raven:
==> flow/design.v (excerpt) <==
module mul_A (CLK, RESETn, a, b, y);
	parameter bw = 32;
	input [bw-1:0] a, b;
	input CLK;
	input RESETn;
	output [2*bw-1:0] y;
	reg [bw-1:0] a_pipe [bw-1:0];
	reg [bw-1:0] b_pipe [bw-1:0];
	reg [2*bw-1:0] partials [bw-1:0];
	genvar i, j;
	for(i=0; i<bw; i=i+1) begin : gen1
		always@(posedge CLK) begin
			if(!RESETn) begin
				a_pipe[i] <= 0;
				b_pipe[i] <= 0;
				partials[i] <= 0;
			end
			else begin
				if(i==0) begin
					a_pipe[i] <= a;
					b_pipe[i] <= b;
					partials[i] <=(a_pipe[i][i] ? b_pipe[i] << i : 0);
				end
				else begin
					a_pipe[i] <= a_pipe[i-1];
					b_pipe[i] <= b_pipe[i-1];
					partials[i] <=(a_pipe[i][i] ? b_pipe[i] << i : 0) + partials[i-1];
				end				
			end
		end
	end
	assign y = partials[bw-1];
endmodule
Size in the first run: roughly 14000 cells after synthesis, ~3100 flip-flops, roughly 130 I/O pins, ~140000 sq um of cells after synthesis.
==> flow/config.mk <==
export PLATFORM = sky130hd
export DESIGN_NAME = mul_A
export DESIGN_NICKNAME = mul_A
export VERILOG_FILES = /design/flow/design.v
export SDC_FILE = /design/flow/constraint.sdc
export NUM_CORES = 4
export LEC_CHECK = 0
export CAP_MARGIN = 20
export CORE_MARGIN = 2
export CORE_UTILIZATION = 68
export CTS_CLUSTER_SIZE = 33
export SLEW_MARGIN = 20
export TNS_END_PERCENT = 5
==> flow/constraint.sdc <==
create_clock -name core_clock -period 2.96 [get_ports {CLK}]
set_input_delay 0.5920 -clock core_clock [delete_from_list [all_inputs] [get_ports {CLK}]]
set_output_delay 0.5920 -clock core_clock [all_outputs]
set_load 0.01 [all_outputs]
run.sh (not shown) runs the stock make flow with config.mk's settings and CLKGATE_MAP_FILE=.
In raven the implementation completed, yet the final layout does not meet the checks, the culprit being setup timing.
> inputs changed (raven -> xenon)
--- a/flow/config.mk
+++ b/flow/config.mk
@@ -9,5 +9,3 @@
 export CORE_MARGIN = 2
-export CORE_UTILIZATION = 68
-export CTS_CLUSTER_SIZE = 33
+export CORE_UTILIZATION = 40
 export SLEW_MARGIN = 20
-export TNS_END_PERCENT = 5
==> flow/constraint.sdc <==
create_clock -name core_clock -period 4.2 [get_ports {CLK}]
set_input_delay 0.8400 -clock core_clock [delete_from_list [all_inputs] [get_ports {CLK}]]
set_output_delay 0.8400 -clock core_clock [all_outputs]
set_load 0.01 [all_outputs]
==> results <==
- Taking raven over xenon, the number of vias per cell ratio works out to 1.2.
- Total power went down by more than a quarter going from raven to xenon.
- Launching element of the worst setup path: a_pipe[3][3] -> raven, a_pipe[27][27] -> xenon
- Looking at relative area change from synthesis to final layout, xenon sits below raven.
- xenon finished end to end and its layout was clean on timing, DRC and antenna.
- Share of total power in combinational logic sits lower in xenon than in raven.
- Wire length of the first global-routing pass: xenon < raven
- NOTE count of buffers not belonging to the clock network in the layout raven->xenon decreased by more than half
#### Input delta (pepper over xenon)
--- a/flow/config.mk
+++ b/flow/config.mk
@@ -9,3 +9,5 @@
 export CORE_MARGIN = 2
-export CORE_UTILIZATION = 40
+export CORE_UTILIZATION = 72
+export PLACE_DENSITY = 0.95
+export SETUP_SLACK_MARGIN = 0.21
 export SLEW_MARGIN = 20
==> flow/constraint.sdc <==
create_clock -name core_clock -period 3.64 [get_ports {CLK}]
set_input_delay 0.7280 -clock core_clock [delete_from_list [all_inputs] [get_ports {CLK}]]
set_output_delay 0.7280 -clock core_clock [all_outputs]
set_load 0.01 [all_outputs]
==> results <==
pepper had finished all stages when the layout checks came back failing, citing setup timing. pepper vs xenon — area of placed instances dropped 1.6%. Between xenon and pepper, layout-stage area growth over the synthesis result decreased. Going from xenon to pepper, the power per cell area was found to have gone up by 16%. Status: fraction of power consumed by combinational cells parity (xenon, pepper). Non-clock buffer count in the final layout: pepper vs xenon up about 25%. NOTE: global-route usage in pepper exceeds that of xenon. pepper vs xenon — setup TNS after final layout dropped 0.12 ns.
#### Input delta (zinc over pepper)
--- a/flow/config.mk
+++ b/flow/config.mk
@@ -10,4 +10,3 @@
 export CORE_UTILIZATION = 72
-export PLACE_DENSITY = 0.95
-export SETUP_SLACK_MARGIN = 0.21
+export CTS_CLUSTER_SIZE = 20
 export SLEW_MARGIN = 20
==> flow/constraint.sdc <==
create_clock -name core_clock -period 2.88 [get_ports {CLK}]
set_input_delay 0.5760 -clock core_clock [delete_from_list [all_inputs] [get_ports {CLK}]]
set_output_delay 0.5760 -clock core_clock [all_outputs]
set_load 0.01 [all_outputs]
## What came out
- zinc got as far as global routing (5_1_grt), where a tool error ended the run.
- zinc ends up with a total instance count after detailed placement that is 935 higher than in pepper.
- Total die size: zinc vs pepper, no meaningful difference
- Delta (zinc minus pepper): total of cells resized after clock tree synthesis rose by 920, number of buffers inserted to repair setup after CTS went up by 228, placer congestion estimate increased 0.027, post-place setup slack shows a reduction of 0.48 ns.
- Area of placed instances is higher on zinc
- Diff pepper -> zinc: detailed placement HPWL higher; adder-cell share of the synthesized area roughly the same.

---

== juniper ==
mul_A again, from the RTL that the note above started with.
clock: 5.0 ns
lec_check: 0
cap_margin: 20
cell_pad_in_sites_global_placement: 2
core_margin: 2
core_utilization: 40
cts_cluster_diameter: 27
min_routing_layer: met1
slew_margin: 40
diff inputs: juniper => yarrow
- changing MIN_ROUTING_LAYER from met1 to met2
- changing SLEW_MARGIN from 40 to 30
- removing CTS_CLUSTER_DIAMETER (formerly 27)
For the non-filler instance count after layout, yarrow came in 3.5% lower than juniper did.
In yarrow, the synthesis-to-finish area growth came out 11 points below the value in juniper.
Going from juniper to yarrow, H-tree depth shrinks by 1.
Summary of yarrow over juniper: total stage count of the critical path saw a decrease; setup slack of the critical path after layout saw a decrease; floorplan-stage core utilization saw little to no change.
Total internal power (yarrow / juniper): 0.68
Part of the power in combinational logic: lower on juniper
Compared with juniper, the detailed router inserted more vias in yarrow.

---

Starting RTL as in the previous note.
Settings: LEC_CHECK=0, ABC_AREA=0, CAP_MARGIN=25, CELL_PAD_IN_SITES_DETAIL_PLACEMENT=1, CELL_PAD_IN_SITES_GLOBAL_PLACEMENT=2, CORE_ASPECT_RATIO=1.81, CORE_MARGIN=10, CORE_UTILIZATION=34, GPL_TIMING_DRIVEN=1, MAX_ROUTING_LAYER=met5, MIN_ROUTING_LAYER=met2, PLACE_DENSITY_LB_ADDON=0.19, SLEW_MARGIN=20, TNS_END_PERCENT=50; clock period 3.15 ns.
The starting point finished with negative setup slack left.
Change:
ABC_AREA = 1   (was 0)
CAP_MARGIN = 20   (was 25)
CELL_PAD_IN_SITES_DETAIL_PLACEMENT = default   (was 1)
CELL_PAD_IN_SITES_GLOBAL_PLACEMENT = default   (was 2)
CORE_ASPECT_RATIO = default   (was 1.81)
CORE_MARGIN = 2   (was 10)
CORE_UTILIZATION = 72   (was 34)
CTS_CLUSTER_SIZE = 10   (was default)
GPL_TIMING_DRIVEN = default   (was 1)
MAX_ROUTING_LAYER = default   (was met5)
MIN_ROUTING_LAYER = default   (was met2)
PLACE_DENSITY_LB_ADDON = default   (was 0.19)
SETUP_SLACK_MARGIN = 0.13   (was default)
TNS_END_PERCENT = default   (was 50)
clock period = 1.45 ns   (was 3.15 ns; I/O delays follow)
After rerunning: With this change the flow died in global routing. Die size came out lower by well over a third. Area after synthesis came out higher by a quarter to a third. Synthesized cell count came out higher by well over a third.
Change:
ABC_AREA = default   (was 1)
CTS_CLUSTER_DIAMETER = 92   (was default)
CTS_CLUSTER_SIZE = 20   (was 10)
SETUP_SLACK_MARGIN = 0.37   (was 0.13)
clock period = 3.43 ns   (was 1.45 ns; I/O delays follow)
Outcome: Now the flow completed without violations; die area is lower by 19%; synthesized area goes down by 19%; synthesized cell count came out lower by 46%.
Change:
PLACE_DENSITY = 0.65   (was default)
SETUP_SLACK_MARGIN = -0.19   (was 0.37)
clock period = 2.88 ns   (was 3.43 ns; I/O delays follow)
With this change the flow finished but failed the layout checks on negative setup slack. First-iteration DRC count climbs by 29%. Total power climbs by about 20%. Via count climbs by 8.9%. Sequential power climbs by 19%. Hold slack degrades by 0.21 ns. Die size does not change. Utilization climbs by 4.1 points. Worst setup slack degrades by 0.63 ns. Global-route usage climbs by 3.9 points. Count of clock-buffer cells in the layout drops by 1.
Change:
ABC_AREA = 1   (was default)
CORE_ASPECT_RATIO = 1.28   (was default)
CTS_CLUSTER_DIAMETER = default   (was 92)
CTS_CLUSTER_SIZE = 10   (was 20)
PLACE_DENSITY = default   (was 0.65)
SETUP_SLACK_MARGIN = 0.29   (was -0.19)
clock period = 4.08 ns   (was 2.88 ns; I/O delays follow)
=> The changed run ran to the end with no violations; maximum frequency decreases by 2.9%; worst setup slack gains 1.1 ns; die size increases by 23%; sequential share of layout area decreases by 5.2 points; via count increases by 46%; cell count increases by 67%; wire length increases by 33%; cell area increases by 15%; worst hold slack gains 0.22 ns; area after synthesis increases by 23%; global-route usage increases by 7.5 points.
Change:
ABC_AREA = default   (was 1)
CORE_ASPECT_RATIO = default   (was 1.28)
CORE_UTILIZATION = 70   (was 72)
CTS_CLUSTER_DIAMETER = 92   (was default)
CTS_CLUSTER_SIZE = 20   (was 10)
SETUP_SLACK_MARGIN = default   (was 0.29)
clock period = 2.88 ns   (was 4.08 ns; I/O delays follow)
What happened: The changed run finished with negative setup slack left. Final area is lower by about 10%. Synthesized cell count is lower by about 46%. Power is higher by 15%. Setup slack loses 0.97 ns. Flip-flop count stays the same. Via count is lower by about 34%. Routed wire length is lower by about 30%. Fmax is higher by about 7%. Hold slack loses 0.18 ns. Core utilization is higher by 6.3 points.
Power figures rest on the tool's default switching activity, not on a simulated workload.
